[flow/design.v]
`timescale 1ns/10ps
module flex_counter
  #(
    parameter NUM_CNT_BITS = 4
    )
  (
   input wire 			   clk,
   input wire 			   n_rst,
   input wire 			   clear,
   input wire 			   count_enable,
   input wire [(NUM_CNT_BITS-1):0] rollover_val,
   output reg [(NUM_CNT_BITS-1):0] count_out,
   output reg 			   rollover_flag
   );
   reg [(NUM_CNT_BITS-1):0] temp_count_out;
   reg 			    temp_rollover_flag;
   always_ff @ (posedge clk, negedge n_rst)
     begin
	if (n_rst == 1'b0)  
	  begin
	     count_out <= '0;
	     rollover_flag <= 1'b0;
	  end
	else
	  begin
	     count_out <= temp_count_out;
	     rollover_flag <= temp_rollover_flag;
	  end
     end  
   always_comb				 
     begin
	temp_count_out = count_out;
	if (clear == 1'b1)
	  begin
	     temp_count_out = '0;
	  end
	else
	  begin
	     if (count_enable == 1'b1)
	       begin
		  temp_count_out = temp_count_out + 1'b1;
		  if (temp_count_out > rollover_val)
		    begin
		       temp_count_out = 1'b1;
		    end
	       end
	  end  
     end  
   always_comb				 
     begin
	temp_rollover_flag = rollover_flag;
	if (clear == 1'b1)
	  begin
	     temp_rollover_flag = 1'b0;
	  end
	else
	  begin
	     if (temp_count_out == rollover_val)
	       begin
		  temp_rollover_flag = 1'b1;
	       end
	     else
	       begin
		  temp_rollover_flag = 1'b0;
	       end
	  end  
     end  
endmodule  
module flex_pts_sr
  #(
    parameter NUM_BITS =4,
    parameter SHIFT_MSB = 1'b1
    )
   (
    input wire 		      clk, n_rst, shift_enable, load_enable,
    input wire [NUM_BITS-1:0] parallel_in,
    output reg 		      serial_out
    );
   reg [NUM_BITS-1:0] 	      parallel;
   reg [NUM_BITS-1:0] 	      parallel_nxt;
   reg 			      serial;
   reg 			      x;
   always_comb
     begin
	if(load_enable)
	  begin
	     parallel_nxt = parallel_in;
	     serial_out = parallel_nxt[NUM_BITS - 1];
	  end
	else
	  begin
	     if(shift_enable)
	       begin
		  if(SHIFT_MSB ==1 )begin
		     parallel_nxt = {parallel[NUM_BITS-2:0],1'b1};
		     serial_out = parallel[NUM_BITS-2];
		  end
		  else
		    begin
		       parallel_nxt= {1'b1,parallel[NUM_BITS-1:1]};
		       serial_out = parallel[0];
		    end
	       end
	     else
	       begin
		  parallel_nxt = parallel;
		  serial_out = 1;
	       end  
	  end
     end  
   always_ff @(posedge clk, negedge n_rst)
     begin
	if(n_rst == 0 )
	  begin
	     parallel <= '1;
	  end
	else
	  begin
	     parallel<= parallel_nxt;
	  end
     end  
   endmodule
`timescale 1ns/10ps
module flex_stp_sr
  #(
    parameter NUM_BITS = 4,
    parameter SHIFT_MSB = 1
    )
  (
   input wire clk,
   input wire n_rst,
   input wire shift_enable,
   input wire serial_in,
   output reg [(NUM_BITS-1):0] parallel_out
   );
   integer 		       i;
   always_ff @ (posedge clk, negedge n_rst)
     begin
	if (n_rst == 1'b0)
	  begin
	     for (i = 0; i < NUM_BITS; i = i + 1)
	       begin
		  parallel_out[i] <= 1;
	       end
	  end
	else
	  begin
             if (shift_enable == 1)
	       begin
		  if (SHIFT_MSB == 1)
		    begin
		       for (i = (NUM_BITS - 1); i > 0; i = i - 1)
			 begin
			    parallel_out[i] <= parallel_out[i - 1];
			 end
		       parallel_out[0] <= serial_in;
		    end
		  else
		    begin
		       for (i = 0; i < (NUM_BITS - 1); i = i + 1)
			 begin
			    parallel_out[i] <= parallel_out[i + 1];
			 end
		       parallel_out[NUM_BITS - 1] <= serial_in;
		    end
	       end  
	  end  
     end  
endmodule  
module tx_sr
  (
   input 	clk,
   input 	n_rst,
   input 	tx_enable,
   input 	load_enable,
   input [31:0] tx_data,
   output reg 	tx_out
   );
   flex_pts_sr #(32, 1) TX_SR
     (
      .clk(clk),
      .n_rst(n_rst),
      .shift_enable(tx_enable),
      .load_enable(load_enable),
      .parallel_in(tx_data),
      .serial_out(tx_out)
      );
endmodule  
module rx_sr
  (
   input 	     clk,
   input 	     n_rst,
   input 	     rx_enable,
   input wire 	     can_bus_data,
   output reg [31:0] rx_data
   );
   flex_stp_sr #(32, 1) RX_SR
     (
      .clk(clk),
      .n_rst(n_rst),
      .shift_enable(rx_enable),
      .serial_in(can_bus_data),
      .parallel_out(rx_data)
      );
endmodule  
module can_crc
  (
   input wire	     data,
   input wire	     crc_en,
   input wire	     clk,
   input wire 	     n_rst,
   output reg [14:0] crc_out
   );
   wire 	 crc_next;
   wire [14:0] 	 crc_temp;
   assign crc_temp = {crc_out[13:0],data};
   always_ff @ (posedge clk, negedge n_rst)
     begin
	if (n_rst == 1'b0)
	  begin
	     crc_out <= '0;
	  end
	else if (crc_en)
	  begin	 
	       crc_out <= crc_temp ^ 15'b0100010110011001;
	  end
     end  
endmodule  
`timescale 1ns / 10ps
module arbitration
  #(localparam [10:0] id = 11'b10101010000)
  (
   input wire clk,
   input wire n_rst,
   input wire rxd,
   input wire arbitration_start,
   output reg win,
   output reg loose 	     
   );
   reg 		     clear;
   wire     count_enable;
   reg 	[3:0]	     count_out;
   reg 		     rollover_flag;
   reg 		     tracking;
   assign count_enable = (arbitration_start && !tracking);
   flex_counter FLEX_COUNTER 
   (
    .clk(clk),
    .n_rst(n_rst),
    .clear(clear),
    .count_enable(count_enable),
    .rollover_val(4'b1010),
    .count_out(count_out),
    .rollover_flag(rollover_flag)
    );
   reg 		     winph;
   reg 		     looseph;
   reg 		     trackingph;
always_comb
  begin
     winph = win;
     looseph = loose;
     trackingph = tracking;
     clear = 0;
     if(arbitration_start)
       begin
     if(id[10-count_out] != rxd && tracking ==0)  
       begin
	  if(id[10-count_out] == 1) 
	    begin
	       trackingph = 1;
	       looseph = 1;
	       clear = 1;
	    end
	  else if(rxd == 1)
	    begin
	       trackingph = 1;
	       winph = 1;
	       clear = 1;
	    end
       end
     if(tracking ==1)
       begin
	  winph = 0;
	  looseph = 0;
	  clear = 1;
       end
       end  
     else
       begin
	  trackingph = 0;
       end  
  end
   always_ff @ (posedge clk, negedge n_rst)
     begin
	if(n_rst == 0)
	  begin
	     win <=0;
	     loose<=0;
	     tracking<=0;
	  end
	else
	  begin
	     win<=winph;
	     loose<=looseph;
	     tracking<=trackingph;
	  end  
     end  
endmodule  
`timescale 1ns / 10ps
module acceptance_filter
  (
   input wire 	clk,
   input wire 	n_rst,
   input wire 	enable,
   input wire 	rxd ,
   input [14:0] crc_calculated,
   output wire 	correct  
   );
   reg 		     clear;
   reg     count_enable;
   reg 	[3:0]	     count_out;
   reg 		     rollover_flag;
   reg 		     tracking;
   flex_counter FLEX_COUNTER 
   (
    .clk(clk),
    .n_rst(n_rst),
    .clear(clear),
    .count_enable(count_enable),
    .rollover_val(4'b1110),
    .count_out(count_out),
    .rollover_flag(rollover_flag)
    );
   reg 		     correctph;
   reg 		     trackingph;
   reg 		     correct1;
   assign correct = (count_out == 14 && correct1);
always_comb
  begin
     trackingph = tracking;
     correctph = 1;
     clear = 0;
     count_enable = 1;
     if(tracking) 
       correctph = 0;
     if(enable && tracking==0)  
       begin
	  clear = 0;
	  correctph = 1;
	  if(crc_calculated[14-count_out] !=rxd)
	    begin
	       correctph = 0;
	       trackingph =1;	       
	    end
       end
     if(!enable)
       begin
	  trackingph = 0;
	  count_enable = 0;
	  clear = 1;
       end
  end  
   always_ff @ (posedge clk, negedge n_rst)
     begin
	if(n_rst == 0)
	  begin
	     tracking<=0;
	     correct1<= 0;
	  end
	else
	  begin
	     correct1 <= correctph;
	     tracking<=trackingph;
	  end  
     end  
endmodule  
`timescale 1ns / 10ps
module can_register
  (
   input wire 	     clk,
   input wire 	     n_rst,
   input wire [31:0] command,
   input wire 	     rxd,
   output reg 	     txd, 
   output reg 	     write_fifo,
   output reg 	     read_fifo,
   output reg [31:0] send_data
   );
   typedef enum      bit [2:0] {SOF, ARBITRATION, CONTROL, DATA, CRC, ACK, EOF} stateType;
   stateType state;
   stateType next_state;
   reg [31:0] 	     rx_data;
   reg 		     rx_enable;
   reg 		     win_lose;
   reg 		     arbitration_start;
   reg 		     crc_enable;
   reg [14:0] 	     crc;
   reg 		     af_enable;
   reg 		     correct;
   reg 		     load_enable;
   reg [31:0] 	     send_data_to_tx;
    reg 		     tx_enable;
   reg [5:0] 	     num_bits;
   reg 		     clear;
   reg 		     count_enable;
   reg [5:0] 	     count_out;
   reg 		     rollover_flag;
   reg [5:0] 	     rollover_val;
 reg [31:0] send_dataph;
   reg [31:0] 	     temp_rx_data;
   wire 		     store_data;
   assign store_data = (state == CRC && count_out == 0);
   always_ff @ (negedge clk)
     begin
	if (n_rst == 1'b0)
	  begin
	     temp_rx_data <= '0;
	  end
	else
	  begin
	     if( store_data)
	       temp_rx_data   <=rx_data;
	  end  
     end  
   reg 	WRITE_CANph;
   reg 	WRITE_CAN;
   acceptance_filter ACCEPT
     (
      .clk(clk),
      .n_rst(n_rst),
      .rxd(rxd),
      .crc_calculated(crc),
      .correct(correct),
      .enable(af_enable)
      );
   wire data_for_crc;
   assign data_for_crc = (WRITE_CAN)? txd : rxd;
   can_crc CRC_module
     (
      .data(data_for_crc),
      .crc_en(crc_enable),
      .clk(clk),
      .n_rst(n_rst),
      .crc_out(crc)
      );
   flex_counter #(6) FLEX_COUNTER
   (
    .clk(clk),
    .n_rst(n_rst),
    .clear(clear),
    .count_enable(count_enable),
    .rollover_val(rollover_val),
    .count_out(count_out),
    .rollover_flag(rollover_flag)
    );
   tx_sr TX_SR
     (
      .clk(clk),
      .n_rst(n_rst),
      .tx_enable(tx_enable),
      .load_enable(load_enable),
      .tx_data(send_data_to_tx),
      .tx_out(txd)
      );
   rx_sr RX_SR
     (
      .clk(clk),
      .n_rst(n_rst),
      .rx_enable(rx_enable),
      .can_bus_data(rxd),
      .rx_data(rx_data)
      );
   arbitration ARBITRATION_module
     (
      .clk(clk),
      .n_rst(n_rst),
      .rxd(rxd),
      .arbitration_start(arbitration_start),
      .win(win),
      .loose(loose)
      );
   wire [31:0]	data_stored_commandph;
   reg 	[31:0]data_stored_command;
   reg 	      sync1; 
   reg 	      sync2;
   reg 	      sync;
   wire       sync_final;
   assign sync_final = (sync1 || sync2);
   assign data_stored_commandph = (sync2) ? command : data_stored_command;
   always_ff @ (posedge clk, negedge n_rst)
     begin
	if (n_rst == 1'b0)
	  begin
	     sync1 <= 0;
	     sync2<=0;
	     state <= SOF;
		send_data <= '0;
	     WRITE_CAN<= 1;
	  end
	else
	  begin
	     sync1<= sync;
	     sync2<= sync1;
	     send_data<= send_dataph;
	     WRITE_CAN<= WRITE_CANph;
	     state <= next_state;
	  end
     end  
   always_ff @( negedge clk)
     begin
	if(n_rst == 1'b0)
	  data_stored_command<= '1;
	else
	  data_stored_command<= data_stored_commandph;
       end
   always_comb
     begin
	next_state = state;
	case(state)
	  SOF:
	    begin
		 next_state = ARBITRATION;
	    end
	  ARBITRATION:
	    begin
	       if (count_out == 10)
		 next_state = CONTROL;
	       else
		 next_state = ARBITRATION;
	    end
	  CONTROL:
	    begin
	       if (count_out == 7)
		 next_state = DATA;
	       else
		 next_state = CONTROL;
	    end
	  DATA:
	    begin
	       if (count_out == 31)
		 next_state = CRC;
	       else
		 next_state = DATA;   
	    end
	  CRC:
	    begin
	       if (count_out == 14)
		 next_state = ACK;
	       else
		 next_state = CRC;
	    end
	  ACK:
	    begin
		 next_state = EOF;
	    end
	  EOF:
	    begin
		 next_state = SOF;
	    end
	endcase  
     end  
   always_comb
     begin
	load_enable = 1'b0;
	send_data_to_tx = '0;
	arbitration_start = 1'b0;
	clear = 1'b0;
	count_enable = 1'b0;
	rollover_val = '0;
	tx_enable = 1'b1;
	rx_enable = 1'b1;
	crc_enable = 1'b0;
	read_fifo = 1'b0;
	write_fifo = 1'b0;
	af_enable = 1'b0;
	WRITE_CANph = WRITE_CAN;
	sync = 0;
	send_dataph = send_data;
	case(state)
	  SOF:
	    begin
	       count_enable = 1'b1;
	       rollover_val = 1;
	       if (count_out == 0)
		 begin
		    load_enable = 1'b1;
		    tx_enable = 1'b1;
		    rx_enable = 1'b1;
		    count_enable = 1'b0;
		    clear = 1'b1;
		 end
	    end  
	  ARBITRATION:
	    begin
	       count_enable = 1'b1;
	       rollover_val = 10;
	       tx_enable = 1;
	       rx_enable = 1;
	       arbitration_start = 1'b1;
	       if (count_out == 0)
		 begin
		    load_enable = 1'b1;
		    tx_enable = 1'b1;
		    rx_enable = 1'b1;
		    send_data_to_tx = { 31'b0101010000000000000000000000000};
		 end
	       else if (count_out != 10)
		   begin
		      if (win)
			begin
			   count_enable = 1'b1;
			   clear = 1'b0;
			   read_fifo = 1'b1;
			   WRITE_CANph = 1;
			   sync = 1;
			end
		      else if (loose)
			begin
			   count_enable = 1'b1;
			   clear = 1'b0;
			   WRITE_CANph = 0;			   
			end
		      else
			begin
			   tx_enable = 1'b1;
			   rx_enable = 1'b1;
			   clear = 1'b0;
			end
		   end
		 else
		   begin
		      count_enable = 1'b0;
		      clear = 1'b1;
		   end
	    end  
	  CONTROL:
	    begin
		send_dataph = '0;	
	       count_enable = 1'b1;
	       rollover_val = 7;
	       if (count_out == 0)
		 begin
		    load_enable = 1'b1;
		    tx_enable = 1'b1;
		    rx_enable = 1'b1;
		    send_data_to_tx = { 31'b00100000000000000000000000000000};
		 end
	       else
		 begin
		    if (count_out != 7)
		      begin
			 tx_enable = 1'b1;
			 rx_enable = 1'b1;
			 send_data_to_tx = {31'b00100000000000000000000000000000};
		      end
		    else
		      begin
			 read_fifo = 1'b0;
			 count_enable = 1'b0;
			 clear = 1'b1;
		      end
		 end  
	    end  
	  DATA:
	    begin	  
	       count_enable = 1'b1;
	       rollover_val = 31;
	       crc_enable = 1'b1;
	        if (count_out == 0)
		 begin
		    load_enable = 1'b1;
		    tx_enable = 1'b1;
		    rx_enable = 1'b1;
		    send_data_to_tx = data_stored_command;
		 end
	       else
		 begin
		    if (count_out != 31)
		      begin
			 tx_enable = 1'b1;
			 rx_enable = 1'b1;
		      end
		    else
		      begin
			 count_enable = 1'b0;
			 clear = 1'b1;
		      end
		 end  
	    end  
	  CRC:
	    begin
	       count_enable = 1'b1;
	       rollover_val = 14;
	       send_data_to_tx = crc<<17;
	       if(count_out >= 1)
		  af_enable = 1'b1;
	       if (count_out == 0)
		 begin
		    load_enable = 1'b1;
		    tx_enable = 1'b1;
		    rx_enable = 1'b1;
		 end
	       else
		 begin
		    if (count_out != 14)
		      begin
			 tx_enable = 1'b1;
			 rx_enable = 1'b1;
		      end
		    else
		      begin
			 tx_enable = 1;
			 count_enable = 1'b0;
			 clear = 1'b1;
		      end  
		 end  
	    end  
	  ACK:
	    begin
	       af_enable = 1'b0;
	       count_enable = 1'b1;
	       rollover_val = 1;
	       if (count_out == 0)
		 begin
		    load_enable = 1'b1;
		    tx_enable = 1'b1;
		    rx_enable = 1'b1;
		    count_enable = 1'b0;
		    clear = 1'b1;
		    if (correct == 1'b1)
		      begin
			 send_data_to_tx = 8'h00000000;
			 send_dataph = temp_rx_data;
			 write_fifo = 1'b1;
		      end
		    else
		      send_data_to_tx = 8'h00;
		 end
	    end  
	  EOF:
	    begin
	       count_enable = 1'b1;
	       rollover_val = 1;
	       if (count_out == 0)
		 begin
		    load_enable = 1'b1;
		    tx_enable = 1'b1;
		    rx_enable = 1'b1;
		    send_data_to_tx = '0;
		    count_enable = 1'b0;
		    clear = 1'b1;
		 end
	    end  
	endcase  
     end  
endmodule  
module Sensor_FIFO_storage
(
	input wire write_clk,
	input wire read_clk,
	input wire n_rst,
	input wire write_command,
	input wire read_command,
	input wire [31:0] write_data,
	output reg fifo_full,
	output reg fifo_empty,
	output reg [31:0] read_data
);
reg write_enable;
reg read_enable;
reg [3:0] write_pointer;
reg [3:0] read_pointer;
logic FIFO_write;
reg read_clear, read_corner_clear;
reg write_clear, write_corner_clear;
reg [7:0][31:0] data;
flex_counter #(4) READ_COUNTER (.clk(read_clk), .n_rst(n_rst), .count_enable(read_enable), .rollover_val(4'd8), .count_out(read_pointer), .clear(read_clear | read_corner_clear));
flex_counter #(4) WRITE_COUNTER (.clk(write_clk), .n_rst(n_rst), .count_enable(write_enable), .rollover_val(4'd8), .count_out(write_pointer), .clear(write_clear | write_corner_clear));
always_comb begin
	write_enable = 0;
	if(write_command) begin
		if(!fifo_full | (fifo_full && ((write_pointer + 1) == read_pointer)))		 
			write_enable = 1;
		else
			write_enable = 0;
	end
end
always_comb begin
	read_enable = 0;
	if(read_command) begin
		if(!fifo_empty)
			read_enable = 1;
		else
			read_enable = 0;
	end
end
always_ff @(posedge write_clk) begin
	if(n_rst == 0) begin
		data[0] <= 32'h0;		 
		data[1] <= 32'h0;
		data[2] <= 32'h0;
		data[3] <= 32'h0;
		data[4] <= 32'h0;
		data[5] <= 32'h0;
		data[6] <= 32'h0;
		data[7] <= 32'h0;
	end
	else begin
		if(FIFO_write && !write_pointer[3])	 
			data[write_pointer[2:0]] <= write_data;
	end
end
always_comb begin
	fifo_empty = 0;
	read_corner_clear = 0;
	write_corner_clear = 0;
	if((read_pointer == write_pointer)) begin
		fifo_empty = 1;
		if(read_pointer != 0) begin
			read_corner_clear = 1;
			write_corner_clear = 1;
		end
	end
end
always_comb begin
	fifo_full = 0;
	if((write_pointer == 4'd8 && read_pointer == 0) || ((write_pointer + 1) == read_pointer))
		fifo_full = 1;
end
assign FIFO_write = !fifo_full;
always_comb begin
	read_clear = 0;
	write_clear = 0;
	if(write_pointer == 4'd8 && read_pointer != 4'd0)	 
		write_clear = 1;
	if(read_pointer == 4'd8)
		read_clear = 1;
end
always_comb begin
	if(fifo_empty || read_pointer[3])	 
		read_data = 0;
	else
		read_data = data[read_pointer[2:0]];
end
endmodule 
module Command_FIFO_storage
(
	input wire write_clk,
	input wire read_clk,
	input wire n_rst,
	input wire write_command,
	input wire read_command,
	input wire [31:0] write_data,
	output reg fifo_full,
	output reg fifo_empty,
	output reg [31:0] read_data
);
reg write_enable;
reg read_enable;
reg [3:0] write_pointer;
reg [3:0] read_pointer;
logic FIFO_write;
reg read_clear, read_corner_clear;
reg write_clear, write_corner_clear;
reg [7:0][31:0] data;
flex_counter #(4) READ_COUNTER (.clk(read_clk), .n_rst(n_rst), .count_enable(read_enable), .rollover_val(4'd8), .count_out(read_pointer), .clear(read_clear | read_corner_clear));
flex_counter #(4) WRITE_COUNTER (.clk(write_clk), .n_rst(n_rst), .count_enable(write_enable), .rollover_val(4'd8), .count_out(write_pointer), .clear(write_clear | write_corner_clear));
always_comb begin
	write_enable = 0;
	if(write_command) begin
		if(!fifo_full | (fifo_full && ((write_pointer + 1) == read_pointer)))	 
			write_enable = 1;
		else
			write_enable = 0;
	end
end
always_comb begin
	read_enable = 0;
	if(read_command) begin
		if(!fifo_empty)
			read_enable = 1;
		else
			read_enable = 0;
	end
end
always_ff @(posedge write_clk) begin
	if(n_rst == 0) begin		 
		data[0] <= 32'h0;
		data[1] <= 32'h0;
		data[2] <= 32'h0;
		data[3] <= 32'h0;
		data[4] <= 32'h0;
		data[5] <= 32'h0;
		data[6] <= 32'h0;
		data[7] <= 32'h0;
	end
	else begin	
		if(FIFO_write && !write_pointer[3])	 
			data[write_pointer[2:0]] <= write_data;
	end
end
always_comb begin
	fifo_empty = 0;
	read_corner_clear = 0;
	write_corner_clear = 0;
	if((read_pointer == write_pointer)) begin
		fifo_empty = 1;
		if(read_pointer != 0) begin
			read_corner_clear = 1;
			write_corner_clear = 1;
		end
	end
end
always_comb begin
	fifo_full = 0;
	if((write_pointer == 4'd8 && read_pointer == 0) || ((write_pointer + 1) == read_pointer))
		fifo_full = 1;
end
assign FIFO_write = !fifo_full;
always_comb begin
	read_clear = 0;
	write_clear = 0;
	if(write_pointer == 4'd8 && read_pointer != 4'd0)	 
		write_clear = 1;
	if(read_pointer == 4'd8)
		read_clear = 1;
end
always_comb begin
	if(fifo_empty || read_pointer[3])	 
		read_data = 0;
	else
		read_data = data[read_pointer[2:0]];
end
endmodule 
module Control_Unit
(
	input clk, n_rst,
	input logic [15:0] command_data, address,
	input logic renable, wenable,
	input logic [2:0] data_size, burst_size,
	output logic [31:0] sensor_data,
	output logic slave_wait,
	input logic sensor_fifo_full, sensor_fifo_empty,
	output logic sensor_read, sensor_write,
	input logic command_fifo_full, command_fifo_empty,
	output logic command_read, command_write,
	input logic [31:0] command_rdata, sensor_rdata,
	output logic [31:0] command_wdata, sensor_wdata,
	input logic [31:0] rx_data,
	input logic read_fifo,
	input logic write_fifo,
	output logic [31:0] tx_data
);
localparam CAN_BUS_READY = 1'b1;
localparam CAN_BUS_BUSY = 1'b0;
typedef enum bit [3:0] {IDLE, CHECK_SENSOR_FIFO, CHECK_COMMAND_FIFO, READ_SENSOR, WRITE_SENSOR, READ_COMMAND, WRITE_COMMAND, NO_SENSOR_DATA, NO_COMMAND_DATA, COMMAND_FULL, WAIT_STATE} stateType;
stateType state, next_state, current, next;
always_ff @ (posedge clk, negedge n_rst) begin
	if(n_rst == 1'b0) begin
		state <= IDLE;
		current <= IDLE;
	end
	else begin
		current <= next;
		state <= next_state;
	end
end
always_comb begin
	tx_data = 32'hFFFFFFFF;
	command_read = 0;
	command_write = 0;
	sensor_read = 0;
	sensor_write = 0;
	sensor_data = 32'h0;
	slave_wait = 1;
	command_wdata = 32'h0;
	sensor_wdata = 32'h0;
	next_state = state;
	next = current;
	case(state) 
		IDLE: begin
			if(write_fifo)
				next_state = WRITE_SENSOR;
			else if(read_fifo)
				next_state = CHECK_COMMAND_FIFO;
			else begin
				next_state = IDLE;
				slave_wait = 1;
			end
		end
		CHECK_COMMAND_FIFO: begin
			slave_wait = 0;
			if(command_fifo_empty)
				next_state = NO_COMMAND_DATA;
			else
				next_state = READ_COMMAND;
		end
		NO_COMMAND_DATA: begin
			next_state = IDLE;
			command_read = 0;
			slave_wait = 0;
		end
		READ_COMMAND: begin
			command_read = 1;
			tx_data = command_rdata;
			next_state = WAIT_STATE;
		end
		WRITE_SENSOR: begin
			sensor_write = 1;
			sensor_wdata = rx_data;
			next_state = WAIT_STATE;
		end
		WAIT_STATE: begin
			if(!read_fifo)
				next_state = IDLE;
			else
				next_state = WAIT_STATE;
			slave_wait = 0;
		end
	endcase
	case(current)
		IDLE: begin
			slave_wait = 0;
			if(wenable)
				next = CHECK_COMMAND_FIFO;
			else if(renable)
				next = CHECK_SENSOR_FIFO;
			else
				next = IDLE;
		end
		CHECK_COMMAND_FIFO: begin
			if(command_fifo_full) begin
				slave_wait = 1;
				next = COMMAND_FULL;
			end
			else
				next = WRITE_COMMAND;
		end
		CHECK_SENSOR_FIFO: begin
			if(sensor_fifo_empty) begin
				slave_wait = 1;
				next = NO_SENSOR_DATA;
			end
			else 
				next = READ_SENSOR;
		end
		COMMAND_FULL: begin
			command_write = 0;
			slave_wait = 1;
			if(renable)
				next = CHECK_SENSOR_FIFO;
			else
				next = IDLE;
		end
		WRITE_COMMAND: begin
			command_write = 1;
			command_wdata = {address, command_data};
			if(renable)
				next = CHECK_SENSOR_FIFO;
			else
				next = IDLE;
			slave_wait = 1;
		end
		NO_SENSOR_DATA: begin
			sensor_read = 0;
			slave_wait = 1;
			if(wenable)
				next = CHECK_COMMAND_FIFO;
			else
				next = IDLE;
		end
		READ_SENSOR: begin
			sensor_read = 1;
			slave_wait = 1;
			sensor_data = sensor_rdata;
			if(wenable)
				next = CHECK_COMMAND_FIFO;
			else
				next = IDLE;
		end	
	endcase
end
endmodule 
module AHB_Slave
#(
	parameter BASE_ADDRESS = 32'h0,
	parameter NUMBER_OF_ADDRESSES = 32		 
)
(
	input logic HCLK, HRESETn, HWRITE, HSEL,
	input logic [31:0] HADDR, HWDATA,
	input logic [1:0] HTRANS,
	input logic [2:0] HBURST, HSIZE,
	output logic [31:0] HRDATA,
	output logic HRESP, HREADYOUT,
	input logic [31:0] sensor_data,
	input logic slave_wait,
	output logic [15:0] command_data, address,
	output logic renable, wenable,
	output logic [2:0] data_size, burst_size
);
localparam ADDRESS_MAX = BASE_ADDRESS + NUMBER_OF_ADDRESSES - 1;
localparam IDLE_TRANS = 2'b00;		 
localparam BUSY_TRANS = 2'b01;		 
localparam NONSEQ_TRANS = 2'b10;	 
localparam SEQ_TRANS = 2'b11;		 
localparam SINGLE_BURST = 3'b000;
localparam INCR_BURST = 3'b001;
localparam WRAP4_BURST = 3'b010;
localparam INCR4_BURST = 3'b011;
localparam WRAP8_BURST = 3'b100;
localparam INCR8_BURST = 3'b101;
localparam WRAP16_BURST = 3'b110;
localparam INCR16_BURST = 3'b111;
localparam SLAVE_OKAY = 1'b0;
localparam SLAVE_ERROR = 1'b1;
localparam SLAVE_READY = 1'b1;
localparam SLAVE_NOTREADY = 1'b0;
typedef enum bit [2:0] {IDLE, READ, WRITE, FIRST_ERROR, SECOND_ERROR} stateType;
stateType state, next_state;
logic [4:0] burst_counter;  
always_ff @ (posedge HCLK, negedge HRESETn) begin
	if(HRESETn == 0) begin
		state <= IDLE;
		burst_counter <= 0;
	end
	else begin
		state <= next_state;
		if(HTRANS == NONSEQ_TRANS)	 
			burst_counter <= 1;
		else if(HTRANS == SEQ_TRANS)
			burst_counter <= burst_counter + 1;
		else
			burst_counter <= burst_counter;
	end
end
always_comb begin
	next_state = state;
	case(state)
		IDLE: begin		 
			if(HSEL) begin
				if((HADDR[14:0] > ADDRESS_MAX) || (HTRANS != NONSEQ_TRANS))
					next_state = FIRST_ERROR;
				else if(HWRITE)
					next_state = WRITE;
				else 
					next_state = READ;
			end
			else
				next_state = IDLE;
		end
		READ: begin
			if(HTRANS == BUSY_TRANS)		 
				next_state = READ;
			else if(HSEL) begin
				if(HADDR[14:0] > ADDRESS_MAX)
					next_state = FIRST_ERROR;
				else if(HSEL && HWRITE && HTRANS == NONSEQ_TRANS)
					next_state = WRITE;
				else if(HSEL && ~HWRITE)
					next_state = READ;
				else
					next_state = FIRST_ERROR;
			end
			else
				next_state = IDLE;
		end
		WRITE: begin			 
			if(HTRANS == BUSY_TRANS)
				next_state = WRITE;
			else if(HSEL) begin
				if(HADDR[14:0] > ADDRESS_MAX)
					next_state = FIRST_ERROR;
				else if(HSEL && ~HWRITE && HTRANS == NONSEQ_TRANS)
					next_state = READ;
				else if(HSEL && HWRITE)
					next_state = WRITE;
				else
					next_state = FIRST_ERROR;
			end
			else
				next_state = IDLE;
		end
		FIRST_ERROR: begin			 
			next_state = SECOND_ERROR;
		end
		SECOND_ERROR: begin
			next_state = IDLE;
		end
	endcase
end
assign HRESP = ((state == FIRST_ERROR) || (state == SECOND_ERROR))? SLAVE_ERROR : SLAVE_OKAY;
assign HRDATA = sensor_data;
assign command_data = HWDATA[15:0];
assign HREADYOUT = ((state == FIRST_ERROR)? 1'b0 : ((state == SECOND_ERROR)? 1'b0 : ~slave_wait));
assign address = {HADDR[31], HADDR[14:0]};
assign burst_size = HBURST;
assign data_size = HSIZE;
assign renable = (state == READ && HTRANS != BUSY_TRANS);
assign wenable = (state == WRITE && HTRANS != BUSY_TRANS);
endmodule 
module AHB2CAN_top
(
	input logic HCLK, HRESETn, HWRITE, HSEL,
	input logic [31:0] HADDR, HWDATA,
	input logic [1:0] HTRANS,
	input logic [2:0] HBURST, HSIZE,
	output logic [31:0] HRDATA,
	output logic HRESP, HREADYOUT,
	input logic rx_data,
	output logic tx_data
);
reg [31:0] sensor_data;
reg [15:0] address, command_data;
reg slave_wait, renable, wenable;
reg [2:0] data_size, burst_size;
reg sensor_fifo_full, sensor_fifo_empty, sensor_read, sensor_write, command_fifo_full, command_fifo_empty, command_read, command_write;
reg [31:0] command_rdata, sensor_rdata, command_wdata, sensor_wdata;
reg read_fifo, write_fifo;
reg [31:0] CAN_rx_data, CAN_tx_data;
AHB_Slave AHBS (.HCLK(HCLK), 
		.HRESETn(HRESETn), 
		.HWRITE(HWRITE),
		.HSEL(HSEL),
		.HADDR(HADDR),
		.HWDATA(HWDATA),
		.HTRANS(HTRANS),
		.HBURST(HBURST),
		.HSIZE(HSIZE),
		.HRDATA(HRDATA),
		.HRESP(HRESP),
		.HREADYOUT(HREADYOUT),
		.sensor_data(sensor_data),
		.address(address),
		.command_data(command_data),
		.slave_wait(slave_wait),
		.renable(renable),
		.wenable(wenable),
		.data_size(data_size),
		.burst_size(burst_size)
);
Control_Unit CU(.clk(HCLK),
		.n_rst(HRESETn),
		.command_data(command_data),
		.address(address),
		.renable(renable),
		.wenable(wenable),
		.data_size(data_size),
		.burst_size(burst_size),
		.sensor_data(sensor_data),
		.slave_wait(slave_wait),
		.sensor_fifo_full(sensor_fifo_full),
		.sensor_fifo_empty(sensor_fifo_empty),
		.command_fifo_full(command_fifo_full),
		.command_fifo_empty(command_fifo_empty),
		.sensor_read(sensor_read),
		.sensor_write(sensor_write),
		.command_read(command_read),
		.command_write(command_write),
		.command_rdata(command_rdata),
		.command_wdata(command_wdata),
		.sensor_rdata(sensor_rdata),
		.sensor_wdata(sensor_wdata),
		.rx_data(CAN_rx_data),
		.read_fifo(read_fifo),
		.write_fifo(write_fifo),
		.tx_data(CAN_tx_data)
);
Sensor_FIFO_storage SFIFO      (.write_clk(HCLK),
				.read_clk(HCLK),
				.n_rst(HRESETn),
				.write_command(sensor_write),
				.read_command(sensor_read),
				.write_data(sensor_wdata),
				.fifo_full(sensor_fifo_full),
				.fifo_empty(sensor_fifo_empty),
				.read_data(sensor_rdata)
);
Command_FIFO_storage CFIFO     (.write_clk(HCLK),
				.read_clk(HCLK),
				.n_rst(HRESETn),
				.write_command(command_write),
				.read_command(command_read),
				.write_data(command_wdata),
				.fifo_full(command_fifo_full),
				.fifo_empty(command_fifo_empty),
				.read_data(command_rdata)
);
can_register CANbus    (.clk(HCLK),
			.n_rst(HRESETn),
			.command(CAN_tx_data),
			.rxd(rx_data),
			.txd(tx_data),
			.write_fifo(write_fifo),
			.read_fifo(read_fifo),
			.send_data(CAN_rx_data)
);
endmodule 		 
[flow/run.sh]
#!/bin/bash
# the make line also repeats each setting of config.mk as NAME=value (left out here)
make -C /OpenROAD-flow-scripts/flow DESIGN_CONFIG=/design/flow/config.mk WORK_HOME=/design/flow/orfs CLKGATE_MAP_FILE= finish
[flow/config.mk]
export PLATFORM = sky130hd
export DESIGN_NAME = AHB2CAN_top
export DESIGN_NICKNAME = AHB2CAN_top
export VERILOG_FILES = /design/flow/design.v
export SDC_FILE = /design/flow/constraint.sdc
export NUM_CORES = 4
export LEC_CHECK = 0
export CAP_MARGIN = 20
export CELL_PAD_IN_SITES_GLOBAL_PLACEMENT = 3
export CORE_MARGIN = 2
export CORE_UTILIZATION = 40
export CTS_CLUSTER_SIZE = 31
export GPL_TIMING_DRIVEN = 0
export MIN_ROUTING_LAYER = met1
export SLEW_MARGIN = 5
export TNS_END_PERCENT = 50
[flow/constraint.sdc]
create_clock -name core_clock -period 10.0 [get_ports {HCLK}]
set_input_delay 2.0000 -clock core_clock [delete_from_list [all_inputs] [get_ports {HCLK}]]
set_output_delay 2.0000 -clock core_clock [all_outputs]
set_load 0.01 [all_outputs]
==> run_results.csv, run 1 <==
group,metric,value,unit
pwr,power_sequential,3.01,mW
placement,io_buffers,41,
routing,met2_length,52800,µm
synthesis,synth-edff-count,0,
synthesis,ys.flop_type,"dfxtp_1",
clocking,post_cts_resized,0,
clocking,clk_latency,660,ps
hold_path,holdCritPathClass,"flop to flop",
pwr,p_int,4.98,mW
synthesis,synth-seq-cells,749,
cells_and_area,finalNonFillerCells,4114,
pwr,sw_frac_of_total,23.3,%
cells_and_area,utilization,46.8,%
routing,drtIter0Drc,1664,
pwr,p_switching,1.51,mW
synthesis,top_area_cell,"dfxtp_1",
pwr,power.leakage,13.2,nW
synthesis,aoi_share,21.4,%
pwr,power_leader,"the clock network",
clocking,cts_made_buffers,85,
clocking,root_buffer,"clkbuf_16",
synthesis,syn_area,31100,µm²
routing,viasPerCell,5.86,
flow_run,tool_warnings,146,
global_route,grt_antenna_before_repair,2,
clocking,cts.path.max_buffers,3,
global_route,grt_pass1_vias,24800,
routing,wl_per_cell,25.0,µm
cells_and_area,syn_to_final_growth,16.1,%
pwr,power_density,179,nW/µm²
synthesis,synth.most_common_cell,"dfxtp_1",
pwr,irDropWorstVdd,0.000119,V
critical_path,crit_arrival,4700,ps
pwr,comb_power_share,2.0,%
synthesis,fa_ha_area_share,1.33,%
critical_path,cp-startpoint,"HRESETn",
pwr,powerClk,3.35,mW
synthesis,top_logic_kind,"AND-OR/OR-AND gates",
synthesis,syn-instance-count,2802,
synthesis,ys_warn_count,15,
synthesis,avgSynthCellArea,11.1,µm²
critical_path,reg2regPathDepth,7,
synthesis,syn_nets,2912,
critical_path,critical-path-top-delay-family,"buffers and inverters",
critical_path,reg2reg_from,"CFIFO.READ_COUNTER.count_out[1]",
sta,final_max_slew_viol_count,0,
synthesis,ys_seq_share,51.2,%
critical_path,cp_num_buf_inv,5,
clocking,cts_tree,"built",
floorplan,dieHeight,283,µm
critical_path,crit_slowest_cell,"buf_8",
routing,n_antenna_cell,0,
critical_path,cp.required,5570,ps
routing,drc,0,
floorplan,die-area,80000,µm²
critical_path,cp_common_cell,"clkbuf_1",
routing,ant_nets,0,
placement,dp_cells,3889,
sta,whs,358,ps
hold_path,holdPathStages,0,
routing,drt-pass1-iter-count,7,
critical_path,r2r_slack,1630,ps
critical_path,worstPathCellList,"buf_8 > buf_16 > clkinv_1 > clkbuf_1 > clkbuf_1 > a21oi_1",
critical_path,slowest_delay,530,ps
floorplan,die_width,283,µm
clocking,h-tree-depth,3,
sta,rsz0062_at_grt,"false",
critical_path,cp_num_cells,6,
synthesis,yosys_area,31100,µm²
hold_path,min_from,"CANbus.sync1",
global_route,track_usage,26.0,%
global_route,grt_pass1_wl,156000,µm
critical_path,endpoint,"CANbus.temp_rx_data[26]",
synthesis,ys_cells,2802,
critical_path,reg2reg_to,"CANbus.data_stored_command[15]",
placement,gp_congestion,0.836,
synthesis,synthArstFlopShare,23.1,%
sta,tightest_slew,1040,ps
pwr,p_clk_share,51.6,%
routing,wl_met3,4330,µm
global_route,grt_remaining_overflow,0,
routing,highest_layer,"met5",
critical_path,setup.worst_path.end_class,"flop",
sta,slew_headroom,29.9,%
critical_path,critical_path_peak_fanout,98,
floorplan,core_region_area,77200,µm²
routing,drt_wl_total,103000,µm
synthesis,yosys.cell_types.count,72,
critical_path,start_kind,"primary input",
hold_path,holdPathEnd,"CANbus.sync2",
pwr,finalPower,6.49,mW
outcome,status,"timing/DRC/antenna clean",
global_route,grt_max_degree,99,
pwr,seq_power_share,46.5,%
synthesis,top_cells_by_count,"576 x dfxtp_1, 285 x nand2_1, 256 x a32o_1, 212 x clkbuf_1, 187 x a22o_1",
routing,vias,24100,
clocking,postCtsHoldBufs,0,
floorplan,fp_util,40.3,%
cells_and_area,nets,3112,
critical_path,path_class,"primary input to flop",
synthesis,simple_gate_area_share,8.57,%
floorplan,rows,102,
sta,hold_viol,0,
synthesis,synth_top_area_share,37.1,%
sta,setup_violations,0,
flow_run,cap_violations,0,
sta,clock_skew,43.5,ps
clocking,cts_setup_buffers,0,
synthesis,mux_area_share,12.0,%
floorplan,ios,112,
synthesis,synth-xor-area-share,0.744,%
clocking,cts.sinks,749,
placement,dp_hpwl,70300,µm
pwr,pg_comb,0.127,mW
routing,met1Wirelength,41700,µm
synthesis,area_leaders,"dfxtp_1 37%, mux4_2 9.5%, dfrtp_1 8.4%, a32o_1 8.2%, dfstp_2 5.7%",
clocking,cts.clk_slew.worst_paths,60,ps
==> layer usage <==
layer,up-vias,track usage (%)
met5,-,0
met4,4,10.7
met3,213,3.19
met2,638,47.0
met1,12300,31.2
li1,11000,-
==> area by class of cell <==
| cell class | count | area [µm²] |
|---|---|---|
| buffer | 316 | 1300 |
| clock buffer | 120 | 2550 |
| clock inverter | 103 | 633 |
| fill | 7255 | 41100 |
| inverter | 45 | 169 |
| multi-input combinational | 1691 | 13700 |
| sequential | 749 | 15900 |
| tap | 1040 | 1300 |
| timing repair buffer | 50 | 524 |
==> per-stage QoR <==
| stage | setup WS [ps] | setup TNS (ps) | instance area, µm² |
|---|---|---|---|
| final | 873 | 0 | 36100 |
| after global routing | 588 | 0 | 36100 |
| after CTS | 785 | 0 | 36100 |
| after detailed placement | 101 | 0 | 32900 |
| after global placement | -8110 | -2222190 | 32800 |
| after floorplan | 2050 | 0 | 31100 |
==> run 2, diff against run 1 <==
- ABC_AREA: unset -> 1
- CELL_PAD_IN_SITES_DETAIL_PLACEMENT: unset -> 2
- CELL_PAD_IN_SITES_GLOBAL_PLACEMENT: 3 -> 0
- CORE_ASPECT_RATIO: unset -> 0.62
- CORE_MARGIN: 2 -> 9
- CORE_UTILIZATION: 40 -> 66
- CTS_CLUSTER_SIZE: 31 -> 71
- GPL_TIMING_DRIVEN: 0 -> unset
- HOLD_SLACK_MARGIN: unset -> 0.18
- MAX_ROUTING_LAYER: unset -> met4
- MIN_ROUTING_LAYER: met1 -> met2
- PLACE_DENSITY_LB_ADDON: unset -> 0.14
- SLEW_MARGIN: 5 -> 20
- TNS_END_PERCENT: 50 -> unset
- clock period: 10.0 -> 7.18 ns (I/O delays scaled with it)
==> run_results.csv, run 2 <==
group,metric,value,unit
synthesis,synth-xor-area-share,0.450,%
floorplan,ios,112,
floorplan,rows,72,
floorplan,die-area,74200,µm²
synthesis,syn-instance-count,6729,
outcome,haltStage,"detailed placement (3_5_place_dp)",
synthesis,ys_seq_share,37.5,%
synthesis,syn_area,42600,µm²
synthesis,synth-seq-cells,749,
outcome,stop_error,"[ERROR DPL-0033] detailed placement checks failed during check placement.",
synthesis,yosys.cell_types.count,49,
synthesis,synthArstFlopShare,23.1,%
outcome,status,"aborted with a tool error",
synthesis,top_cells_by_count,"1835 x nand2_1, 939 x nor2_1, 890 x a21oi_1, 576 x dfxtp_1, 460 x nand3_1",
floorplan,die_width,341,µm
synthesis,ys_cells,6729,
floorplan,fp_util,67.5,%
synthesis,simple_gate_area_share,32.7,%
synthesis,synth_top_area_share,27.1,%
synthesis,ys_warn_count,15,
synthesis,yosys_area,42600,µm²
placement,gp_congestion,0.930,
synthesis,ys.flop_type,"dfxtp_1",
synthesis,top_area_cell,"dfxtp_1",
synthesis,avgSynthCellArea,6.33,µm²
synthesis,top_logic_kind,"simple AND/OR/NAND/NOR gates",
synthesis,mux_area_share,0,%
synthesis,synth.most_common_cell,"nand2_1",
floorplan,core_region_area,63100,µm²
synthesis,fa_ha_area_share,0.970,%
synthesis,aoi_share,18.9,%
synthesis,area_leaders,"dfxtp_1 27%, nand2_1 16%, a21oi_1 10%, nor2_1 8.3%, dfrtp_1 6.2%",
synthesis,syn_nets,6839,
placement,io_buffers,73,
floorplan,dieHeight,218,µm
synthesis,synth-edff-count,0,
[run 2: through the flow]
step	cell area [µm²]	instances	hold WS (ps)
2_1_floorplan	42600	6729	331
3_3_place_gp	42900	7178	334
==> run 3, diff against run 2 <==
- ABC_AREA: 1 -> unset
- CELL_PAD_IN_SITES_DETAIL_PLACEMENT: 2 -> 0
- CORE_ASPECT_RATIO: 0.62 -> unset
- CORE_MARGIN: 9 -> 2
- CORE_UTILIZATION: 66 -> 62
- CTS_CLUSTER_SIZE: 71 -> 29
- HOLD_SLACK_MARGIN: 0.18 -> unset
- MIN_ROUTING_LAYER: met2 -> unset
- clock period: 7.18 -> 6.52 ns (I/O delays scaled with it)
==> run_results.csv, run 3 <==
group,metric,value,unit
global_route,grt_pass1_vias,23600,
global_route,track_usage,32.3,%
critical_path,crit_arrival,4800,ps
pwr,p_switching,2.10,mW
global_route,grt_antenna_before_repair,1,
pwr,p_int,7.41,mW
routing,viasPerCell,6.78,
critical_path,path_class,"flop to primary output",
cells_and_area,syn_to_final_growth,12.3,%
pwr,pg_comb,0.186,mW
floorplan,ios,112,
synthesis,yosys_area,31100,µm²
clocking,cts_made_buffers,76,
synthesis,synth-edff-count,0,
pwr,seq_power_share,48.6,%
cells_and_area,nets,2865,
global_route,grt_pass1_wl,131000,µm
critical_path,cp.required,5220,ps
critical_path,setup.worst_path.end_class,"primary output",
critical_path,cp_num_buf_inv,1,
floorplan,rows,82,
hold_path,holdCritPathClass,"flop to flop",
flow_run,cap_violations,0,
synthesis,ys_cells,2802,
pwr,power.leakage,12.8,nW
cells_and_area,fillers,3713,
placement,dp_cells,3286,
hold_path,holdPathEnd,"CANbus.RX_SR.RX_SR.parallel_out[26]",
critical_path,reg2regPathDepth,6,
routing,drt_wl_total,82300,µm
routing,ant_nets,0,
critical_path,critical-path-top-delay-family,"flip-flops",
synthesis,ys_warn_count,15,
critical_path,crit_slowest_cell,"dfxtp_1",
hold_path,holdPathStages,0,
synthesis,top_cells_by_count,"576 x dfxtp_1, 285 x nand2_1, 256 x a32o_1, 212 x clkbuf_1, 187 x a22o_1",
pwr,power_leader,"the clock network",
synthesis,synth.most_common_cell,"dfxtp_1",
sta,final_max_slew_viol_count,0,
routing,drt-pass1-iter-count,5,
critical_path,cp_num_cells,3,
synthesis,avgSynthCellArea,11.1,µm²
synthesis,top_area_cell,"dfxtp_1",
pwr,p_clk_share,49.5,%
clocking,cts_tree,"built",
clocking,cts.sinks,749,
cells_and_area,finalNonFillerCells,3492,
synthesis,syn-instance-count,2802,
pwr,power_sequential,4.62,mW
synthesis,fa_ha_area_share,1.33,%
floorplan,fp_util,62.4,%
routing,vias,23700,
sta,hold_viol,0,
synthesis,ys.flop_type,"dfxtp_1",
pwr,irDropWorstVdd,0.000251,V
critical_path,cp-startpoint,"CANbus.data_stored_command[31]",
critical_path,reg2reg_from,"CFIFO.READ_COUNTER.count_out[0]",
sta,clock_skew,59.5,ps
synthesis,top_logic_kind,"AND-OR/OR-AND gates",
floorplan,die_width,228,µm
critical_path,start_kind,"flop",
synthesis,area_leaders,"dfxtp_1 37%, mux4_2 9.5%, dfrtp_1 8.4%, a32o_1 8.2%, dfstp_2 5.7%",
clocking,h-tree-depth,3,
synthesis,yosys.cell_types.count,72,
critical_path,endpoint,"tx_data",
sta,setup_violations,0,
flow_run,tool_warnings,148,
clocking,root_buffer,"clkbuf_16",
synthesis,synthArstFlopShare,23.1,%
pwr,power_density,272,nW/µm²
synthesis,synth-xor-area-share,0.744,%
critical_path,slowest_delay,380,ps
synthesis,synth_top_area_share,37.1,%
clocking,cts.clk_slew.worst_paths,60,ps
synthesis,synth-seq-cells,749,
routing,drtIter0Drc,2247,
global_route,grt_remaining_overflow,0,
sta,rsz0062_at_grt,"false",
critical_path,reg2reg_to,"CANbus.data_stored_command[31]",
routing,wl_per_cell,23.6,µm
pwr,sw_frac_of_total,22.1,%
synthesis,syn_area,31100,µm²
synthesis,ys_seq_share,51.2,%
global_route,grt_max_degree,171,
placement,place_area,32000,µm²
clocking,cts.path.max_buffers,3,
placement,dp_hpwl,45100,µm
sta,slew_headroom,24.8,%
synthesis,syn_nets,2912,
critical_path,r2r_slack,920,ps
sta,tightest_slew,1130,ps
synthesis,aoi_share,21.4,%
floorplan,core_region_area,49900,µm²
sta,tns,0,ps
critical_path,critical_path_peak_fanout,2,
hold_path,min_from,"CANbus.RX_SR.RX_SR.parallel_out[25]",
synthesis,mux_area_share,12.0,%
cells_and_area,final_cell_area,34900,µm²
pwr,powerClk,4.71,mW
critical_path,worstPathCellList,"a22oi_1 > o21ai_0 > dlymetal6s2s_1",
outcome,status,"timing/DRC/antenna clean",
floorplan,die-area,52000,µm²
sta,layout_setup_ws,416,ps
clocking,clk_latency,660,ps
floorplan,dieHeight,228,µm
pwr,comb_power_share,2.0,%
synthesis,simple_gate_area_share,8.57,%
placement,gp_congestion,0.795,
placement,io_buffers,73,
routing,drc,0,
placement,pre_cts_slack,706,ps
[run 3: layout make-up]
type / count / area [µm²] / share of cell area [%]
multi-input combinational: 1691 / 13800 / 39.6
clock buffer: 109 / 2290 / 6.56
sequential: 749 / 16000 / 45.7
antenna: 1 / 2.50 / 0.00716
tap: 672 / 841 / 2.41
inverter: 45 / 171 / 0.491
clock inverter: 97 / 612 / 1.75
timing repair buffer: 128 / 1210 / 3.47
[run 3: stage by stage]
| stage | utilization, % | total power [mW] | hold WS, ps |
|---|---|---|---|
| after floorplan | - | 4.86 | 331 |
| after global routing | 70.1 | 9.78 | 349 |
| after CTS | 70.1 | 9.55 | 347 |
| after detailed placement | 64.2 | 4.96 | 341 |
| after global placement | 64.2 | 4.95 | 339 |
| final | 70.1 | 9.52 | 344 |
[run 3: per-layer routing]
metal	global-route usage (%)	vias up	share of wire, %
met5	-	-	0
met4	12.0	0	3.3
met3	5.35	224	8.3
met2	52.9	1038	49
met1	40.7	11900	40
li1	-	10500	-
[run 3: repair_timing]
action / in CTS / in global routing
buffers inserted: 0 / 0
resized: 0 / 1
setup endpoints to repair: 0 / 1
hold buffers: 0 / 0
==> run 4, diff against run 3 <==
- CORE_UTILIZATION: 62 -> 72
- CTS_CLUSTER_DIAMETER: unset -> 97
- HOLD_SLACK_MARGIN: unset -> 0.27
- PLACE_DENSITY_LB_ADDON: 0.14 -> 0.01
- SLEW_MARGIN: 20 -> 40
- clock period: 6.52 -> 16.0 ns (I/O delays scaled with it)
==> run_results.csv, run 4 <==
group,metric,value,unit
synthesis,ys.flop_type,"dfxtp_1",
global_route,grt_antenna_before_repair,1,
pwr,power_sequential,1.88,mW
cells_and_area,utilization,77.1,%
critical_path,start_kind,"flop",
synthesis,mux_area_share,12.0,%
critical_path,reg2reg_to,"CANbus.data_stored_command[9]",
pwr,pg_comb,0.0745,mW
global_route,grt_max_degree,75,
synthesis,synth-xor-area-share,0.744,%
critical_path,worstPathCellList,"a22oi_1 > o21ai_0 > clkdlybuf4s50_1",
critical_path,reg2regPathDepth,7,
critical_path,crit_slowest_cell,"clkdlybuf4s50_1",
synthesis,ys_cells,2802,
sta,clock_skew,51.1,ps
synthesis,yosys_area,31100,µm²
synthesis,area_leaders,"dfxtp_1 37%, mux4_2 9.5%, dfrtp_1 8.4%, a32o_1 8.2%, dfstp_2 5.7%",
critical_path,endpoint,"tx_data",
placement,gp_congestion,0.807,
synthesis,synth_top_area_share,37.1,%
pwr,comb_power_share,2.5,%
floorplan,dieHeight,212,µm
synthesis,synth-seq-cells,749,
outcome,status,"timing/DRC/antenna clean",
flow_run,tool_warnings,144,
synthesis,top_area_cell,"dfxtp_1",
sta,final_max_slew_viol_count,0,
floorplan,fp_util,72.5,%
routing,drc,0,
critical_path,critical-path-top-delay-family,"buffers and inverters",
synthesis,ys_seq_share,51.2,%
critical_path,cp.required,12800,ps
critical_path,cp_num_cells,3,
synthesis,fa_ha_area_share,1.33,%
routing,viasPerCell,7.05,
placement,dp_cells,3196,
clocking,cts_made_buffers,29,
routing,wl_per_cell,23.8,µm
hold_path,holdPathStages,0,
floorplan,die_width,212,µm
sta,tightest_slew,865,ps
floorplan,die-area,44900,µm²
synthesis,ys_warn_count,15,
synthesis,synth.most_common_cell,"dfxtp_1",
global_route,grt_remaining_overflow,0,
critical_path,critical_path_peak_fanout,2,
pwr,power_density,90.1,nW/µm²
sta,rsz0062_at_grt,"false",
sta,setup_violations,0,
global_route,track_usage,36.2,%
clocking,cts.clk_slew.worst_paths,120,ps
global_route,grt_pass1_wl,125000,µm
pwr,sw_frac_of_total,22.7,%
routing,vias,23400,
pwr,power_leader,"sequential cells",
synthesis,syn_area,31100,µm²
routing,drtIter0Drc,2307,
sta,slew_headroom,42.1,%
clocking,h-tree-depth,1,
routing,drt_wl_total,79000,µm
sta,tns,0,ps
hold_path,holdPathEnd,"CANbus.RX_SR.RX_SR.parallel_out[26]",
floorplan,core_region_area,42900,µm²
critical_path,cp-startpoint,"CANbus.data_stored_command[31]",
hold_path,holdCritPathClass,"flop to flop",
synthesis,top_cells_by_count,"576 x dfxtp_1, 285 x nand2_1, 256 x a32o_1, 212 x clkbuf_1, 187 x a22o_1",
placement,io_buffers,73,
pwr,p_switching,0.677,mW
global_route,grt_pass1_vias,23100,
floorplan,rows,76,
flow_run,cap_violations,0,
synthesis,aoi_share,21.4,%
synthesis,avgSynthCellArea,11.1,µm²
pwr,irDropWorstVdd,0.0000912,V
pwr,p_clk_share,34.3,%
synthesis,syn-instance-count,2802,
hold_path,min_from,"CANbus.RX_SR.RX_SR.parallel_out[25]",
critical_path,reg2reg_from,"CFIFO.READ_COUNTER.count_out[2]",
synthesis,top_logic_kind,"AND-OR/OR-AND gates",
critical_path,crit_arrival,10000,ps
cells_and_area,syn_to_final_growth,6.22,%
clocking,postCtsHoldBufs,0,
critical_path,path_class,"flop to primary output",
synthesis,simple_gate_area_share,8.57,%
pwr,seq_power_share,63.2,%
critical_path,r2r_slack,5230,ps
placement,dp_hpwl,43900,µm
pwr,powerClk,1.02,mW
cells_and_area,finalNonFillerCells,3315,
critical_path,cp_num_buf_inv,1,
routing,ant_nets,0,
synthesis,syn_nets,2912,
clocking,cts_setup_buffers,0,
clocking,post_cts_resized,0,
sta,hold_viol,0,
critical_path,slowest_delay,610,ps
clocking,cts_tree,"built",
pwr,p_int,2.30,mW
synthesis,synth-edff-count,0,
routing,drt-pass1-iter-count,6,
clocking,clk_latency,670,ps
critical_path,setup.worst_path.end_class,"primary output",
cells_and_area,nets,2816,
floorplan,ios,112,
pwr,power.leakage,12.0,nW
clocking,root_buffer,"clkbuf_16",
synthesis,synthArstFlopShare,23.1,%
clocking,cts.sinks,749,
synthesis,yosys.cell_types.count,72,
clocking,cts.path.max_buffers,3,
[run 4: area by class of cell]
type | instances | area, µm²
flip-flops and latches | 749 | 16000
inverters | 45 | 171
clock buffers | 42 | 774
repair buffers | 126 | 1160
well taps | 585 | 732
multi-input cells | 1691 | 13900
fillers | 2832 | 9840
diodes | 1 | 2.50
clock inverters | 76 | 364
[run 4: layer usage]
metal | track usage (%) | vias to the layer above | part of all wire (%)
met4 | 13.4 | 0 | 3.5
met2 | 61.4 | 1066 | 50
met3 | 3.80 | 241 | 7.9
met1 | 45.1 | 11800 | 38
met5 | - | - | 0
li1 | - | 10300 | -
[run 4: per-stage QoR]
stage | hold WS, ps | total power [mW] | setup slack, ps | area (µm²)
final | 368 | 2.98 | 2800 | 33000
after global routing | 370 | 3.06 | 2730 | 33000
after CTS | 369 | 2.98 | 2770 | 33000
after detailed placement | 351 | 2.02 | 3020 | 31900
after global placement | 348 | 2.02 | 3100 | 31800
after floorplan | 331 | 1.98 | 3850 | 31100
==> run 5, diff against run 4 <==
- CORE_UTILIZATION: 72 -> 67
- CTS_CLUSTER_DIAMETER: 97 -> unset
- HOLD_SLACK_MARGIN: 0.27 -> unset
- PLACE_DENSITY_LB_ADDON: 0.01 -> 0.14
- SLEW_MARGIN: 40 -> 20
- clock period: 16.0 -> 6.45 ns (I/O delays scaled with it)
==> run_results.csv, run 5 <==
group,metric,value,unit
critical_path,cp_num_cells,3,
synthesis,synthArstFlopShare,23.1,%
hold_path,min_from,"CANbus.RX_SR.RX_SR.parallel_out[16]",
pwr,p_int,7.34,mW
sta,tightest_slew,1120,ps
critical_path,cp.required,5160,ps
clocking,cts_setup_buffers,0,
synthesis,synth-xor-area-share,0.744,%
critical_path,reg2reg_to,"CANbus.data_stored_command[16]",
routing,drtIter0Drc,2184,
pwr,p_clk_share,48.4,%
placement,pre_cts_slack,736,ps
hold_path,holdCritPathClass,"flop to flop",
pwr,sw_frac_of_total,22.0,%
clocking,cts_tree,"built",
flow_run,cap_violations,0,
synthesis,synth.most_common_cell,"dfxtp_1",
routing,highest_layer,"met4",
sta,final_max_slew_viol_count,0,
floorplan,die_width,219,µm
sta,clock_skew,58.7,ps
synthesis,top_cells_by_count,"576 x dfxtp_1, 285 x nand2_1, 256 x a32o_1, 212 x clkbuf_1, 187 x a22o_1",
routing,met1Wirelength,30800,µm
synthesis,simple_gate_area_share,8.57,%
sta,hold_viol,0,
synthesis,ys_cells,2802,
placement,dp_hpwl,45500,µm
global_route,grt_max_degree,167,
critical_path,reg2reg_from,"CFIFO.READ_COUNTER.count_out[0]",
routing,ant_nets,0,
outcome,status,"timing/DRC/antenna clean",
floorplan,fp_util,68.3,%
sta,setup_violations,0,
placement,io_buffers,73,
synthesis,area_leaders,"dfxtp_1 37%, mux4_2 9.5%, dfrtp_1 8.4%, a32o_1 8.2%, dfstp_2 5.7%",
critical_path,slowest_delay,580,ps
synthesis,synth-edff-count,0,
pwr,powerClk,4.55,mW
routing,met2_length,41100,µm
global_route,grt_antenna_before_repair,3,
cells_and_area,nets,2865,
routing,vias,23900,
critical_path,start_kind,"flop",
critical_path,endpoint,"tx_data",
critical_path,path_class,"flop to primary output",
critical_path,cp-startpoint,"CANbus.data_stored_command[31]",
floorplan,ios,112,
routing,wl_per_cell,24.1,µm
pwr,power_sequential,4.67,mW
critical_path,worstPathCellList,"a22oi_1 > o21ai_0 > clkdlybuf4s50_1",
floorplan,die-area,48200,µm²
cells_and_area,fillers,3012,
routing,drc,0,
synthesis,syn_nets,2912,
synthesis,ys_seq_share,51.2,%
floorplan,dieHeight,219,µm
hold_path,holdPathEnd,"CANbus.RX_SR.RX_SR.parallel_out[17]",
sta,tns,0,ps
synthesis,fa_ha_area_share,1.33,%
critical_path,crit_slowest_cell,"clkdlybuf4s50_1",
clocking,cts.sinks,749,
clocking,clk_latency,650,ps
synthesis,synth_top_area_share,37.1,%
critical_path,setup.worst_path.end_class,"primary output",
pwr,power_density,271,nW/µm²
synthesis,yosys.cell_types.count,72,
synthesis,top_logic_kind,"AND-OR/OR-AND gates",
sta,slew_headroom,25.7,%
floorplan,rows,78,
clocking,postCtsHoldBufs,0,
synthesis,mux_area_share,12.0,%
pwr,power_leader,"sequential cells",
clocking,cts_made_buffers,74,
pwr,seq_power_share,49.7,%
pwr,p_switching,2.07,mW
cells_and_area,mi_logic_area,13800,µm²
global_route,track_usage,35.6,%
routing,wl_met3,6870,µm
sta,whs,365,ps
routing,drt_wl_total,82300,µm
global_route,grt_remaining_overflow,0,
clocking,cts.clk_slew.worst_paths,60,ps
synthesis,top_area_cell,"dfxtp_1",
pwr,irDropWorstVdd,0.000275,V
sta,rsz0062_at_grt,"false",
hold_path,holdPathStages,0,
cells_and_area,syn_to_final_growth,11.4,%
critical_path,reg2regPathDepth,5,
sta,layout_setup_ws,101,ps
synthesis,ys.flop_type,"dfxtp_1",
synthesis,syn_area,31100,µm²
global_route,grt_pass1_vias,24300,
synthesis,syn-instance-count,2802,
critical_path,r2r_slack,910,ps
cells_and_area,flop_area,16000,µm²
synthesis,synth-seq-cells,749,
critical_path,cp_num_buf_inv,1,
critical_path,crit_arrival,5060,ps
placement,gp_congestion,0.829,
clocking,cts.path.max_buffers,3,
clocking,h-tree-depth,3,
pwr,pg_comb,0.183,mW
pwr,comb_power_share,1.9,%
routing,drt-pass1-iter-count,5,
clocking,root_buffer,"clkbuf_16",
synthesis,ys_warn_count,15,
synthesis,aoi_share,21.4,%
global_route,grt_pass1_wl,130000,µm
synthesis,avgSynthCellArea,11.1,µm²
critical_path,critical_path_peak_fanout,2,
floorplan,core_region_area,45600,µm²
flow_run,tool_warnings,148,
critical_path,critical-path-top-delay-family,"buffers and inverters",
routing,viasPerCell,7.00,
synthesis,yosys_area,31100,µm²
pwr,power.leakage,12.7,nW
clocking,post_cts_resized,0,
-- run 5: routing by layer --
| metal | track usage (%) | vias to the layer above |
|---|---|---|
| met3 | 6.03 | 276 |
| li1 | - | 10500 |
| met5 | - | - |
| met4 | 16.8 | 0 |
| met2 | 59.9 | 1176 |
| met1 | 41.9 | 12000 |
-- run 5: final cells by class --
| cell class | count | area share (%) |
|---|---|---|
| Sequential cell | 749 | 46.0 |
| Multi-Input combinational cell | 1691 | 39.9 |
| Clock buffer | 107 | 6.42 |
| Timing Repair Buffer | 130 | 3.54 |
| Tap cell | 600 | 2.17 |
| Clock inverter | 90 | 1.43 |
| Inverter | 45 | 0.494 |
| Antenna cell | 3 | 0.0217 |
-- run 5: metrics by stage --
stage	util (%)	cells	total power [mW]	area, µm²
2_1_floorplan	-	2802	4.91	31100
3_3_place_gp	70.1	3216	5.00	31900
3_5_place_dp	70.1	3216	5.01	31900
4_1_cts	76.1	3412	9.42	34700
5_1_grt	76.1	3415	9.66	34700
6_report	76.1	3415	9.40	34700
==> run 6, diff against run 5 <==
- CAP_MARGIN: 20 -> 40
- CORE_UTILIZATION: 67 -> 72
- CTS_CLUSTER_DIAMETER: unset -> 98
- CTS_CLUSTER_SIZE: 29 -> 14
- HOLD_SLACK_MARGIN: unset -> -0.09
- PLACE_DENSITY_LB_ADDON: 0.14 -> 0.28
- SETUP_SLACK_MARGIN: unset -> 0.62
- clock period: 6.45 -> 4.94 ns (I/O delays scaled with it)
==> run_results.csv, run 6 <==
group,metric,value,unit
pwr,power_sequential,6.10,mW
placement,dp_hpwl,46500,µm
global_route,grt_max_degree,129,
floorplan,core_region_area,42900,µm²
pwr,powerClk,4.72,mW
routing,viasPerCell,7.23,
routing,vias,24700,
routing,drt_wl_total,86000,µm
synthesis,ys_warn_count,15,
routing,drc,0,
flow_run,tool_warnings,148,
clocking,cts.path.max_buffers,3,
global_route,grt_pass1_vias,25200,
synthesis,top_area_cell,"dfxtp_1",
critical_path,cp.required,3950,ps
critical_path,endpoint,"tx_data",
routing,drt-pass1-iter-count,7,
synthesis,synth_top_area_share,37.1,%
critical_path,slowest_delay,310,ps
flow_run,cap_violations,0,
synthesis,synthArstFlopShare,23.1,%
routing,wl_per_cell,25.2,µm
clocking,h-tree-depth,2,
routing,ant_nets,0,
placement,io_buffers,73,
pwr,power_leader,"sequential cells",
critical_path,crit_arrival,3880,ps
synthesis,fa_ha_area_share,1.33,%
pwr,seq_power_share,55.1,%
floorplan,ios,112,
critical_path,path_class,"flop to primary output",
critical_path,cp-startpoint,"CANbus.data_stored_command[31]",
critical_path,worstPathCellList,"a22oi_2 > o21ai_2 > buf_2",
critical_path,reg2reg_from,"CFIFO.READ_COUNTER.count_out[0]",
floorplan,fp_util,72.5,%
critical_path,critical-path-top-delay-family,"flip-flops",
critical_path,start_kind,"flop",
pwr,pg_comb,0.252,mW
pwr,comb_power_share,2.3,%
routing,drtIter0Drc,3089,
sta,setup_violations,0,
synthesis,ys.flop_type,"dfxtp_1",
synthesis,top_logic_kind,"AND-OR/OR-AND gates",
synthesis,yosys_area,31100,µm²
sta,slew_headroom,44.2,%
cells_and_area,syn_to_final_growth,11.2,%
critical_path,setup.worst_path.end_class,"primary output",
pwr,sw_frac_of_total,23.0,%
pwr,irDropWorstVdd,0.000347,V
critical_path,cp_num_cells,3,
synthesis,synth-seq-cells,749,
pwr,p_clk_share,42.6,%
sta,tightest_slew,837,ps
synthesis,aoi_share,21.4,%
clocking,cts_tree,"built",
pwr,p_int,8.53,mW
critical_path,reg2regPathDepth,6,
synthesis,synth-edff-count,0,
floorplan,rows,76,
cells_and_area,nets,2886,
sta,final_max_slew_viol_count,0,
synthesis,avgSynthCellArea,11.1,µm²
global_route,grt_antenna_before_repair,1,
cells_and_area,utilization,80.7,%
critical_path,critical_path_peak_fanout,2,
pwr,power.leakage,12.6,nW
global_route,grt_remaining_overflow,0,
sta,clock_skew,56.8,ps
synthesis,simple_gate_area_share,8.57,%
clocking,cts_made_buffers,59,
clocking,root_buffer,"clkbuf_16",
floorplan,die_width,212,µm
synthesis,syn_area,31100,µm²
placement,gp_congestion,0.828,
clocking,clk_latency,670,ps
placement,dp_cells,3214,
outcome,status,"timing/DRC/antenna clean",
synthesis,synth-xor-area-share,0.744,%
synthesis,synth.most_common_cell,"dfxtp_1",
critical_path,r2r_slack,600,ps
synthesis,syn_nets,2912,
sta,hold_viol,0,
synthesis,ys_cells,2802,
synthesis,mux_area_share,12.0,%
clocking,postCtsHoldBufs,0,
cells_and_area,finalNonFillerCells,3412,
critical_path,cp_num_buf_inv,1,
pwr,p_switching,2.54,mW
synthesis,ys_seq_share,51.2,%
synthesis,syn-instance-count,2802,
global_route,grt_pass1_wl,134000,µm
pwr,power_density,320,nW/µm²
global_route,track_usage,39.0,%
synthesis,top_cells_by_count,"576 x dfxtp_1, 285 x nand2_1, 256 x a32o_1, 212 x clkbuf_1, 187 x a22o_1",
floorplan,dieHeight,212,µm
critical_path,reg2reg_to,"CANbus.data_stored_command[16]",
sta,tns,0,ps
sta,rsz0062_at_grt,"true",
synthesis,yosys.cell_types.count,72,
floorplan,die-area,44900,µm²
clocking,cts.sinks,749,
synthesis,area_leaders,"dfxtp_1 37%, mux4_2 9.5%, dfrtp_1 8.4%, a32o_1 8.2%, dfstp_2 5.7%",
clocking,cts.clk_slew.worst_paths,60,ps
hold_path,holdCritPathClass,"primary input to asynchronous set/reset pin",
critical_path,crit_slowest_cell,"dfxtp_2",
-- run 6: metal layers --
layer  vias to the layer above  GRT usage (%)  wire (µm)
met5                         -              -          0
met3                       391           6.69       8520
met2                      1575           64.1      42400
li1                      10500              -          -
met4                         0           21.1       4270
met1                     12200           46.2      30800
-- run 6: final cells by class --
cell class                      count  area (µm²)
Multi-Input combinational cell   1691       13900
Tap cell                          585         732
Clock buffer                      110        1710
Antenna cell                        1        2.50
Inverter                           45         170
Sequential cell                   749       16000
Clock inverter                     65         249
Fill cell                        2408        8290
Timing Repair Buffer              166        1860
-- run 6: repair_timing --
item,4_1_cts,5_1_grt
pin swaps,1,7
buffers inserted,9,3
cloned,3,4
setup endpoints to repair,73,83
gates resized,22,33
-- run 6: through the flow --
| step | hold slack, ps | setup WS [ps] | total power [mW] | instance area, µm² |
|---|---|---|---|---|
| after detailed placement | 355 | 138 | 6.54 | 32100 |
| after global routing | 131 | 29.7 | 11.4 | 34600 |
| after global placement | 345 | 168 | 6.53 | 32000 |
| after CTS | 132 | 62.4 | 11.0 | 34300 |
| final | 145 | 75.3 | 11.1 | 34600 |
| after floorplan | 331 | 624 | 6.41 | 31100 |
Power figures rest on the tool's default switching activity, not on a simulated workload.
